## buck_converter_top
module buck_converter_top #(
    parameter CLK_FREQ = 100_000_000,
    parameter PWM_FREQ = 100_000,
    parameter V_REF = 12'd2048,
    parameter KP = 16'd100,
    parameter KI = 16'd10,
    parameter KD = 16'd5
)(
    input wire clk,
    input wire rst_n,
    input wire [11:0] adc_data,
    input wire adc_valid,
    output wire pwm_out,
    output wire [11:0] voltage_monitor,
    output wire [9:0] duty_cycle_monitor
);
Size: about 1600 cells after synthesis, roughly 190 flip-flops, roughly 38 I/O pins, about 16000 sq um of cells after synthesis.
clock: 1.65 ns
lec_check: 0
abc_area: 0
cap_margin: 20
cell_pad_in_sites_detail_placement: 0
cell_pad_in_sites_global_placement: 1
core_margin: 2
core_utilization: 55
cts_cluster_diameter: 189
gpl_routability_driven: 1
gpl_timing_driven: 1
max_routing_layer: met5
place_density_lb_addon: 0.16
setup_slack_margin: 0.47
slew_margin: 25
run.sh (not shown) runs the stock make flow with config.mk's settings and CLKGATE_MAP_FILE=.
The first run completed and failed the layout checks on negative setup slack.
Edit:
Settings changed: ABC_AREA 0 to not set, CELL_PAD_IN_SITES_DETAIL_PLACEMENT 0 to not set, CELL_PAD_IN_SITES_GLOBAL_PLACEMENT 1 to not set, CORE_UTILIZATION 55 to 60, CTS_CLUSTER_DIAMETER 189 to not set, GPL_ROUTABILITY_DRIVEN 1 to not set, GPL_TIMING_DRIVEN 1 to not set, MAX_ROUTING_LAYER met5 to not set, PLACE_DENSITY_LB_ADDON 0.16 to not set, SETUP_SLACK_MARGIN 0.47 to not set, SLEW_MARGIN 25 to 20.
Clock period 1.65 ns to 3.29 ns, I/O delays scaled along.
The new run reached the layout checks and failed them: negative setup slack.
Wire length is lower by 19%.
Via count came out lower by 9.6%.
Edit:
Settings changed: CORE_UTILIZATION 60 to 61.
Clock period 3.29 ns to 5.03 ns, I/O delays scaled along.
What happened:
- This time the run completed with no timing, DRC or antenna violations
- wire length goes down by about 20%
- non-clock buffer count goes down by 332
- die area goes down by about 1.6%
- synthesized cell count stays the same
- worst hold slack improves by 240 ps
- design area goes down by 18%
- via count goes down by about 13%
- core utilization goes down by 13 points
- global-route usage goes down by 3.5 points
- first-iteration DRC count goes up by 3.9%
Edit:
Settings changed: ABC_AREA set to 1, CORE_UTILIZATION 61 to 72.
Clock period 5.03 ns to 2.93 ns, I/O delays scaled along.
Effect:
- The changed run stopped in global routing (5_1_grt)
- synthesized cell count climbs by 36%
- die size goes down by 9.2%
- synthesized area increases by 7.0%

* * *

JK:
buck_converter_top again, from the RTL that the note above started with.
// buck_converter_top
module buck_converter_top #(
    parameter CLK_FREQ = 100_000_000,
    parameter PWM_FREQ = 100_000,
    parameter V_REF = 12'd2048,
    parameter KP = 16'd100,
    parameter KI = 16'd10,
    parameter KD = 16'd5
)(
    input wire clk,
    input wire rst_n,
    input wire [11:0] adc_data,
    input wire adc_valid,
    output wire pwm_out,
    output wire [11:0] voltage_monitor,
    output wire [9:0] duty_cycle_monitor
);
    wire [11:0] voltage_fb;
    wire adc_ready;
    wire [9:0] duty_cycle;
    wire pid_valid;
    adc_interface adc_if (
        .clk(clk),
        .rst_n(rst_n),
        .adc_data(adc_data),
        .adc_valid(adc_valid),
        .voltage_fb(voltage_fb),
        .data_ready(adc_ready)
    );
    pid_controller #(
        .DATA_WIDTH(12),
        .KP(KP),
        .KI(KI),
        .KD(KD),
        .SETPOINT(V_REF)
    ) pid_ctrl (
        .clk(clk),
        .rst_n(rst_n),
        .feedback(voltage_fb),
        .fb_valid(adc_ready),
        .control_out(duty_cycle),
        .out_valid(pid_valid)
    );
    pwm_generator #(
        .CLK_FREQ(CLK_FREQ),
        .PWM_FREQ(PWM_FREQ),
        .PWM_RESOLUTION(10)
    ) pwm_gen (
        .clk(clk),
        .rst_n(rst_n),
        .duty_cycle(duty_cycle),
        .pwm_out(pwm_out)
  ...
clock: 6.04 ns
lec_check: 0
cap_margin: 20
cell_pad_in_sites_detail_placement: 2
core_margin: 2
core_utilization: 22
cts_cluster_size: 28
gpl_timing_driven: 0
max_routing_layer: met4
setup_slack_margin: 0.22
slew_margin: 20
Modified inputs, MS compared to JK
Settings: CORE_UTILIZATION changed from 22 to 40; CELL_PAD_IN_SITES_DETAIL_PLACEMENT removed (was 2); CTS_CLUSTER_SIZE removed (was 28); GPL_TIMING_DRIVEN removed (was 0); MAX_ROUTING_LAYER removed (was met4); SETUP_SLACK_MARGIN removed (was 0.22); the clock period (ns, I/O delays scaled along) changed from 6.04 to 10.0.
Findings:
- Both conditions hold for MS: the flow ran to the end and the final layout passed the timing, DRC and antenna checks.
- Sequential share of layout area is lower on JK
- Taking JK as the reference, in MS clock-buffer cell count climbed 1; number of global-route vias before repair -about 26%.
- JK → MS: detailed-route via count saw a decrease, area of all placed cells without fillers fell by 4.3%.
> inputs changed (MS -> AL)
Settings: an added MAX_ROUTING_LAYER of met4; an added TNS_END_PERCENT of 75; an added GPL_ROUTABILITY_DRIVEN of 0; a change of SLEW_MARGIN from 20 to 30; an added HOLD_SLACK_MARGIN of -0.05.
Notes after the runs:
MS → AL: via count has increased; setup slack has decreased; required time at the endpoint of the critical path has increased; area growth from synthesis to final layout has increased; highest clock frequency the design can meet has decreased.
Diff AL..MS | wire length after detailed routing | negligible
On design area: between AL and MS, it ends up higher for AL.
Synthesized cell count came out exactly the same in AL and MS.
End point of the critical path = pid_ctrl.integral[10]$_DFFE_PN0P_: MS; end point of the critical path = pid_ctrl.integral[5]$_DFFE_PN0P_: AL
Input changes introduced in TR (baseline for comparison: AL):
Settings: TNS_END_PERCENT changed from 75 to 20; CTS_CLUSTER_DIAMETER newly set to 399; CTS_CLUSTER_SIZE newly set to 100; SLEW_MARGIN changed from 30 to 20; MAX_ROUTING_LAYER removed (was met4); HOLD_SLACK_MARGIN removed (was -0.05); GPL_ROUTABILITY_DRIVEN removed (was 0).
## What came out
| area fraction in and, or, nand and nor cells after synthesis | TR vs AL | ≈ equal |
Maximum frequency from static timing analysis for TR: 0.77% up relative to AL
On number of non-filler instances in the completed layout, AL and TR are basically level.
Status: total length of routed wires parity (TR, AL)
Run comparison: TR master of the slowest instance on the critical path nand2b_1; AL master of the slowest instance on the critical path a2111oi_0
Looking at AL and TR, the detailed-route wire length per cell is a wash.
Layout-stage area growth over the synthesis result was higher in AL than in TR.
Summary of TR over AL: minimum clock period after layout went down.
diff inputs: TR => PW
Settings: CTS_CLUSTER_DIAMETER changed from 399 to 367; CTS_CLUSTER_SIZE changed from 100 to 98; TNS_END_PERCENT changed from 20 to 15.
Notes after the runs:
The final number of setup-violating endpoints on PW is in line with that on TR. From TR to PW the numbers moved as follows: post-layout minimum cycle time barely changed, tapcell count stayed essentially flat, portion of netlist area occupied by mux cells was more or less identical. As far as area of combinational cells with multiple inputs goes, TR and PW are indistinguishable; the numbers are identical. Reported for TR and PW, pre-CTS setup slack turned out identical to the last digit. Between TR and PW, the difference in utilization is negligible. Compared with TR, in PW flip-flop and latch count after synthesis neither gained nor lost much, cell count along the critical path neither gained nor lost much.
